==> 04-22 <==
==> flow/design.v <==
module fullreg #(  parameter N = 16 )(
    input [N-1:0] d,
    output reg [N-1:0] q,
    input clk,
    input en,
    input clr,  
    input rst   
    );
always @(posedge clk,posedge rst) begin
    if(rst)
        q<=0;
    else    
    if(en==1)begin
        if(clr)
            q<=0;
        else
            q<=d;
    end
end
endmodule
module exp_adder_bias (
    input  wire [7:0] exp1,    
    input  wire [7:0] exp2,    
    output wire [7:0] exp_out  
);
    wire [8:0] sum;            
    wire [8:0] sum_minus_bias;
    assign sum = exp1 + exp2;
    assign sum_minus_bias = sum - 9'd127;
    assign exp_out = sum_minus_bias[7:0];
endmodule
module exp_normalizer (
    input  wire        msb_mult,    
    input  wire [7:0]  exp_in,      
    output wire [7:0]  exp_out      
);
    assign exp_out = msb_mult ? (exp_in + 8'd1) : exp_in;
endmodule
module mantissa_normalizer (
    input  wire [47:0] mult_out,    
    output wire [23:0] mant_out     
);
    assign mant_out = mult_out[47] ? 
                      mult_out[47:24] : 
                      mult_out[46:23];
endmodule
module mult24 (
    input  wire [23:0] a,    
    input  wire [23:0] b,    
    output wire [47:0] p     
);
    assign p = $unsigned(a) * $unsigned(b);
endmodule
module fp32mult (
    input  wire [31:0] x1,
    input  wire [31:0] x2,
    input  wire        en,
    input  wire        rst,
    input  wire        clk,
    output wire [31:0] y,
    output wire        ready
);
    wire [31:0] x1_reg;
    wire [31:0] x2_reg;
    fullreg #(32) reg_x1 (.clk(clk), .rst(rst), .clr(1'b0), .en(en), .d(x1), .q(x1_reg));
    fullreg #(32) reg_x2 (.clk(clk), .rst(rst), .clr(1'b0), .en(en), .d(x2), .q(x2_reg));
    wire sign1 = x1_reg[31];
    wire sign2 = x2_reg[31];
    wire [7:0] exp1 = x1_reg[30:23];
    wire [7:0] exp2 = x2_reg[30:23];
    wire [23:0] mant1 = {1'b1, x1_reg[22:0]};  
    wire [23:0] mant2 = {1'b1, x2_reg[22:0]};
    wire sign_result = sign1 ^ sign2;
    wire [7:0] exp_sum;
      wire en_d1;
    wire en_d2;
    exp_adder_bias exp_add_inst (
        .exp1(exp1),
        .exp2(exp2),
        .exp_out(exp_sum)
    );
    wire [47:0] mant_product;
    mult24 mult_inst (
        .a(mant1),
        .b(mant2),
        .p(mant_product)
    );
    wire [7:0] exp_norm;
    exp_normalizer exp_norm_inst (
        .msb_mult(mant_product[47]),
        .exp_in(exp_sum),
        .exp_out(exp_norm)
    );
    wire [23:0] mant_norm;
    mantissa_normalizer mant_norm_inst (
        .mult_out(mant_product),
        .mant_out(mant_norm)
    );
    wire [31:0] result_comb;
    assign result_comb = {sign_result, exp_norm, mant_norm[22:0]};
    fullreg #(32) reg_out (
        .clk(clk),
        .rst(rst),
        .clr(1'b0),
        .en(en_d1),
        .d(result_comb),
        .q(y)
    );
    fullreg #(1) reg_en_stage1 (
        .clk(clk),
        .rst(rst),
        .clr(1'b0),
        .en(1'b1),
        .d(en),
        .q(en_d1)
    );
    fullreg #(1) reg_en_stage2 (
        .clk(clk),
        .rst(rst),
        .clr(1'b0),
        .en(1'b1),
        .d(en_d1),
        .q(en_d2)
    );
    assign ready = en_d2;
endmodule
==> flow/run.sh <==
#!/bin/bash
# the make line also repeats each setting of config.mk as NAME=value (left out here)
make -C /OpenROAD-flow-scripts/flow DESIGN_CONFIG=/design/flow/config.mk WORK_HOME=/design/flow/orfs CLKGATE_MAP_FILE= finish
==> flow/config.mk <==
export PLATFORM = sky130hd
export DESIGN_NAME = fp32mult
export DESIGN_NICKNAME = fp32mult
export VERILOG_FILES = /design/flow/design.v
export SDC_FILE = /design/flow/constraint.sdc
export NUM_CORES = 4
export LEC_CHECK = 0
export ABC_AREA = 1
export CAP_MARGIN = 35
export CORE_MARGIN = 2
export CORE_UTILIZATION = 72
export CTS_CLUSTER_DIAMETER = 340
export CTS_CLUSTER_SIZE = 77
export GPL_ROUTABILITY_DRIVEN = 1
export MAX_ROUTING_LAYER = met4
export MIN_ROUTING_LAYER = met1
export PLACE_DENSITY = 0.64
export SETUP_SLACK_MARGIN = -0.66
export SLEW_MARGIN = 20
export TNS_END_PERCENT = 95
==> flow/constraint.sdc <==
create_clock -name core_clock -period 9.49 [get_ports {clk}]
set_input_delay 1.8980 -clock core_clock [delete_from_list [all_inputs] [get_ports {clk}]]
set_output_delay 1.8980 -clock core_clock [all_outputs]
set_load 0.01 [all_outputs]
==> 06-24 (differences from 04-22) <==
ABC_AREA = unset   (was 1)
CTS_CLUSTER_DIAMETER = unset   (was 340)
CTS_CLUSTER_SIZE = unset   (was 77)
MAX_ROUTING_LAYER = unset   (was met4)
PLACE_DENSITY = unset   (was 0.64)
PLACE_DENSITY_LB_ADDON = 0.26   (was unset)
SETUP_SLACK_MARGIN = unset   (was -0.66)
==> flow/constraint.sdc (replaced) <==
create_clock -name core_clock -period 6.07 [get_ports {clk}]
set_input_delay 1.2140 -clock core_clock [delete_from_list [all_inputs] [get_ports {clk}]]
set_output_delay 1.2140 -clock core_clock [all_outputs]
set_load 0.01 [all_outputs]
==> qor summary <==
Wire length on met2: 06-24 40800 µm; 04-22 32200 µm
Clock buf count: 06-24 10; 04-22 9
Max-slew headroom: 06-24 36.0%; 04-22 38.7%
Filler instances: 06-24 1093; 04-22 2355
Number of stages on the worst setup path: 06-24 24; 04-22 26
Outcome: 06-24 failed layout checks; 04-22 timing/DRC/antenna clean
Layout check failures: 06-24 setup timing; 04-22 -
Die x size: 06-24 181 µm; 04-22 188 µm
GR Util met1: 06-24 52.7%; 04-22 49.9%
Crit Reg-Reg Endpoint: 06-24 reg_out.q[20]; 04-22 reg_out.q[26]
Logic area: 06-24 0.0184 mm²; 04-22 0.0178 mm²
Register fraction of the total cell area: 06-24 8.83%; 04-22 9.32%
Synthesized area: 06-24 0.0227 mm²; 04-22 0.0244 mm²
Non-clk invs: 06-24 607; 04-22 980
Number of antenna violations at the first check in global routing: 06-24 9; 04-22 0

* * *

==> yarrow <==
Starts from the design.v that is shown in full above.
Settings: LEC_CHECK=0, CAP_MARGIN=20, CORE_MARGIN=2, CORE_UTILIZATION=55, CTS_CLUSTER_DIAMETER=200, CTS_CLUSTER_SIZE=100, PLACE_DENSITY=0.86, SLEW_MARGIN=20, TNS_END_PERCENT=25; clock period 10.0 ns.
run.sh (not shown) runs the stock make flow with config.mk's settings and CLKGATE_MAP_FILE=.
==> willow (differences from yarrow) <==
--- a/flow/config.mk
+++ b/flow/config.mk
@@ -9,7 +9,3 @@
 export CORE_MARGIN = 2
-export CORE_UTILIZATION = 55
-export CTS_CLUSTER_DIAMETER = 200
-export CTS_CLUSTER_SIZE = 100
-export PLACE_DENSITY = 0.86
+export CORE_UTILIZATION = 40
 export SLEW_MARGIN = 20
-export TNS_END_PERCENT = 25
==> comparison table <==
Worst hold path cell count: yarrow 1; willow 2
Worst r2r src: yarrow reg_x2.q[8]; willow reg_x2.q[12]
Non-Clock Buffer Area Fraction: yarrow 0.0461; willow 0.0489
Placement-stage worst setup slack: yarrow 1.51 ns; willow 1.61 ns
Clock skew after layout: yarrow 0.0136 ns; willow 0.0156 ns
Sum of net half-perimeters after detailed placement: yarrow 46.9 mm; willow 49.7 mm
CP Depth: yarrow 23; willow 24
Max Fanout on Critical Path: yarrow 16; willow 24
Final hold slack: yarrow 0.507 ns; willow 0.510 ns
Number of global-route vias before repair: yarrow 19556; willow 18399
Post-layout period usage of the worst path: yarrow 0.887; willow 0.860
Met2 routed WL: yarrow 30.2 mm; willow 31.5 mm
Metal1 wirelength: yarrow 21.2 mm; willow 25.7 mm
Highest achievable clock rate: yarrow 113 MHz; willow 116 MHz
Share of cell area taken by flip-flops and latches: yarrow 0.101; willow 0.0997
Final Wtd Congestion: yarrow 0.995; willow 0.949
Outcome: yarrow finished clean; willow finished clean
First element of the critical path: yarrow reg_x2.q[8]; willow reg_x2.q[12]
Worst Hold End: yarrow reg_out.q[25]; willow reg_out.q[7]
Routed len/inst: yarrow 20.9 um; willow 19.8 um
Highest metal layer used by the detailed router: yarrow met4; willow met5

* * *

==> inputs of trial 23 <==
RTL: the design.v shown in full above, as it stands there.
make LEC_CHECK=0 CAP_MARGIN=20 CORE_MARGIN=2 CORE_UTILIZATION=32 CTS_CLUSTER_DIAMETER=200 CTS_CLUSTER_SIZE=100 SLEW_MARGIN=20 TNS_END_PERCENT=20 finish   # period 10.0 ns
==> trial 89 (differences from trial 23) <==
CORE_UTILIZATION = 65   (was 32)
CTS_CLUSTER_DIAMETER = unset   (was 200)
CTS_CLUSTER_SIZE = unset   (was 100)
PLACE_DENSITY = 0.36   (was unset)
SETUP_SLACK_MARGIN = 0.87   (was unset)
TNS_END_PERCENT = unset   (was 20)
==> flow/constraint.sdc (replaced) <==
create_clock -name core_clock -period 7.8 [get_ports {clk}]
set_input_delay 1.5600 -clock core_clock [delete_from_list [all_inputs] [get_ports {clk}]]
set_output_delay 1.5600 -clock core_clock [all_outputs]
set_load 0.01 [all_outputs]
==> trial 69 (differences from trial 23) <==
CORE_UTILIZATION = 40   (was 32)
CTS_CLUSTER_DIAMETER = unset   (was 200)
CTS_CLUSTER_SIZE = unset   (was 100)
SETUP_SLACK_MARGIN = 0.9   (was unset)
TNS_END_PERCENT = unset   (was 20)
==> flow/constraint.sdc (replaced) <==
create_clock -name core_clock -period 8.69 [get_ports {clk}]
set_input_delay 1.7380 -clock core_clock [delete_from_list [all_inputs] [get_ports {clk}]]
set_output_delay 1.7380 -clock core_clock [all_outputs]
set_load 0.01 [all_outputs]
==> build 63 (differences from trial 23) <==
CORE_UTILIZATION = 72   (was 32)
CTS_CLUSTER_DIAMETER = unset   (was 200)
CTS_CLUSTER_SIZE = unset   (was 100)
PLACE_DENSITY_LB_ADDON = 0.08   (was unset)
TNS_END_PERCENT = unset   (was 20)
==> flow/constraint.sdc (replaced) <==
create_clock -name core_clock -period 7.14 [get_ports {clk}]
set_input_delay 1.4280 -clock core_clock [delete_from_list [all_inputs] [get_ports {clk}]]
set_output_delay 1.4280 -clock core_clock [all_outputs]
set_load 0.01 [all_outputs]
==> results <==
- Trial 89 went through all stages and came out clean. Trial 23 produced a clean layout. Build 63 completed and failed the layout checks on negative setup slack. Trial 69 completed without violations.
- Die size: trial 69 is larger than build 63 (about 80%).
- Via count: build 63 is higher than trial 69 (about 12%).
- Sequential cell count is the same in trial 89 and trial 69.
- Against trial 69, the cell area of trial 23 is lower by about 0.5%.
- Of trial 69 and build 63, build 63 has the higher fmax (gap 4.1%, measured against build 63).
- The lowest worst hold slack belongs to build 63, the highest to trial 23.
- Sequential share of layout area, lowest first: build 63, trial 89, trial 23, trial 69.
- In build 63 the register-to-register slack is lower than in trial 23, by 1700 ps.
==> figures <==
Run status: build 63 failed layout checks; trial 23 complete, no violations; trial 69 complete, no violations; trial 89 complete, no violations
Violated checks: build 63 negative setup slack; trial 23 -; trial 69 -; trial 89 -
Fillers: build 63 1,619; trial 23 7,173; trial 69 5,467; trial 89 2,484
Antenna cell count: build 63 0; trial 23 0; trial 69 2; trial 89 0
Routing usage on met3: build 63 5.62%; trial 23 3.40%; trial 69 4.90%; trial 89 5.12%
Critical R2R Launch: build 63 reg_x1.q[15]; trial 23 reg_x2.q[8]; trial 69 reg_x1.q[14]; trial 89 reg_x2.q[0]
Setup repair bufs after CTS: build 63 26; trial 23 0; trial 69 0; trial 89 72
Nets: build 63 3,396; trial 23 3,209; trial 69 3,242; trial 89 3,365
Post-detailed-placement half-perimeter wirelength: build 63 50.0 mm; trial 23 50.3 mm; trial 69 51.8 mm; trial 89 49.0 mm
Clock buffer cells: build 63 10; trial 23 9; trial 69 9; trial 89 10
Met2 usage in global routing: build 63 70.2%; trial 23 29.5%; trial 69 40.3%; trial 89 64.7%
Data arrival time at the worst-slack endpoint: build 63 7500 ps; trial 23 8620 ps; trial 69 7850 ps; trial 89 7330 ps
Worst slack on hold paths: build 63 504 ps; trial 23 517 ps; trial 69 505 ps; trial 89 506 ps
Worst setup timing slack at the placement stage: build 63 -256 ps; trial 23 1770 ps; trial 69 587 ps; trial 89 222 ps
Peak fanout along the critical path: build 63 9; trial 23 24; trial 69 20; trial 89 8
Portion of the layout cell area used by non-clock buffers: build 63 11.4%; trial 23 4.87%; trial 69 5.89%; trial 89 10.3%
Period utilisation layout: build 63 101%; trial 23 83.7%; trial 69 86.8%; trial 89 90.5%
Wire length reported by the detailed router: build 63 67.9 mm; trial 23 64.0 mm; trial 69 65.6 mm; trial 89 65.7 mm

* * *

==> inputs of job 3073 <==
// fp32mult: RTL as listed in full above, without the edits since
Settings: LEC_CHECK=0, CAP_MARGIN=20, CORE_ASPECT_RATIO=0.5, CORE_MARGIN=2, CORE_UTILIZATION=72, CTS_CLUSTER_DIAMETER=371, CTS_CLUSTER_SIZE=95, PLACE_DENSITY=0.38, SLEW_MARGIN=20, TNS_END_PERCENT=10; clock period 5.19 ns.
==> job 7708 (differences from job 3073) <==
==> flow/config.mk (replaced) <==
export PLATFORM = sky130hd
export DESIGN_NAME = fp32mult
export DESIGN_NICKNAME = fp32mult
export VERILOG_FILES = /design/flow/design.v
export SDC_FILE = /design/flow/constraint.sdc
export NUM_CORES = 4
export LEC_CHECK = 0
export ABC_AREA = 1
export CAP_MARGIN = 20
export CORE_MARGIN = 2
export CORE_UTILIZATION = 72
export CTS_CLUSTER_DIAMETER = 396
export CTS_CLUSTER_SIZE = 100
export SETUP_SLACK_MARGIN = -0.4
export SLEW_MARGIN = 20
==> flow/constraint.sdc (replaced) <==
create_clock -name core_clock -period 4.24 [get_ports {clk}]
set_input_delay 0.8480 -clock core_clock [delete_from_list [all_inputs] [get_ports {clk}]]
set_output_delay 0.8480 -clock core_clock [all_outputs]
set_load 0.01 [all_outputs]
==> job 3077 (differences from job 3073) <==
--- a/flow/config.mk
+++ b/flow/config.mk
@@ -6,10 +6,10 @@
 export NUM_CORES = 4
 export LEC_CHECK = 0
 export CAP_MARGIN = 20
-export CORE_ASPECT_RATIO = 0.5
+export CORE_ASPECT_RATIO = 1.39
 export CORE_MARGIN = 2
 export CORE_UTILIZATION = 72
-export CTS_CLUSTER_DIAMETER = 371
+export CTS_CLUSTER_DIAMETER = 372
 export CTS_CLUSTER_SIZE = 95
 export PLACE_DENSITY = 0.38
 export SLEW_MARGIN = 20
==> results <==
- Job 3077 finished but failed the layout checks on setup timing. Job 7708 died in global routing (5_1_grt). Job 3073 completed and failed the layout checks on setup timing.
- In job 3077 the design area is smaller than in job 3073, by 0.56%.
- In flip-flop count, job 3073 and job 3077 do not differ.
- Between job 3077 and job 3073, the lower first-iteration DRC count is in job 3077 (gap about 25%, measured against job 3073).
- Worst setup slack: job 3077 is worse than job 3073 (51 ps).
- Cell count: job 3077 is smaller than job 3073 (1.7%).
- Non-clock buffer count: job 3073 is higher than job 3077 (17).
- In sequential share of layout area, job 3073 and job 3077 hardly differ.
==> figures <==
Result of the run: job 3073 finished with violations; job 3077 finished with violations; job 7708 aborted with a tool error
Failing step: job 3073 -; job 3077 -; job 7708 global routing (5_1_grt)
Layout check failures: job 3073 setup timing; job 3077 setup timing; job 7708 -
Launching element type of the critical path: job 3073 flop; job 3077 flop; job 7708 -
Count of different cell masters after synthesis: job 3073 72; job 3077 72; job 7708 36
Capture point of the worst reg-to-reg path: job 3073 reg_out.q[20]$_DFFE_PP0P_; job 3077 reg_out.q[13]$_DFFE_PP0P_; job 7708 -
Final hold viol count: job 3073 0; job 3077 0; job 7708 -
Post-synthesis compound-gate area fraction: job 3073 0.0547; job 3077 0.0547; job 7708 0.0276
Maximum operating frequency: job 3073 0.138 GHz; job 3077 0.137 GHz; job 7708 -
Yosys stat chip area: job 3073 0.0227 mm²; job 3077 0.0227 mm²; job 7708 0.0244 mm²
Worst R2R Path Depth: job 3073 23; job 3077 27; job 7708 -
Origin of the critical flop-to-flop path: job 3073 reg_x2.q[9]$_DFFE_PP0P_; job 3077 reg_x1.q[9]$_DFFE_PP0P_; job 7708 -
Tapcell Cnt: job 3073 423; job 3077 390; job 7708 -
Non-clk bufs: job 3073 407; job 3077 390; job 7708 -
FF/Latch Area: job 3073 0.00248 mm²; job 3077 0.00248 mm²; job 7708 -
Non-CTS inverters: job 3073 607; job 3077 607; job 7708 -
Post-synth top area share: job 3073 0.426; job 3077 0.426; job 7708 0.396
Cell depth of the worst setup path: job 3073 23; job 3077 27; job 7708 -
Avg Vias per Cell: job 3073 5.82; job 3077 6.02; job 7708 -
Number of logic gates: job 3073 1633; job 3077 1633; job 7708 -
Worst Path Max Fanout: job 3073 6; job 3077 6; job 7708 -
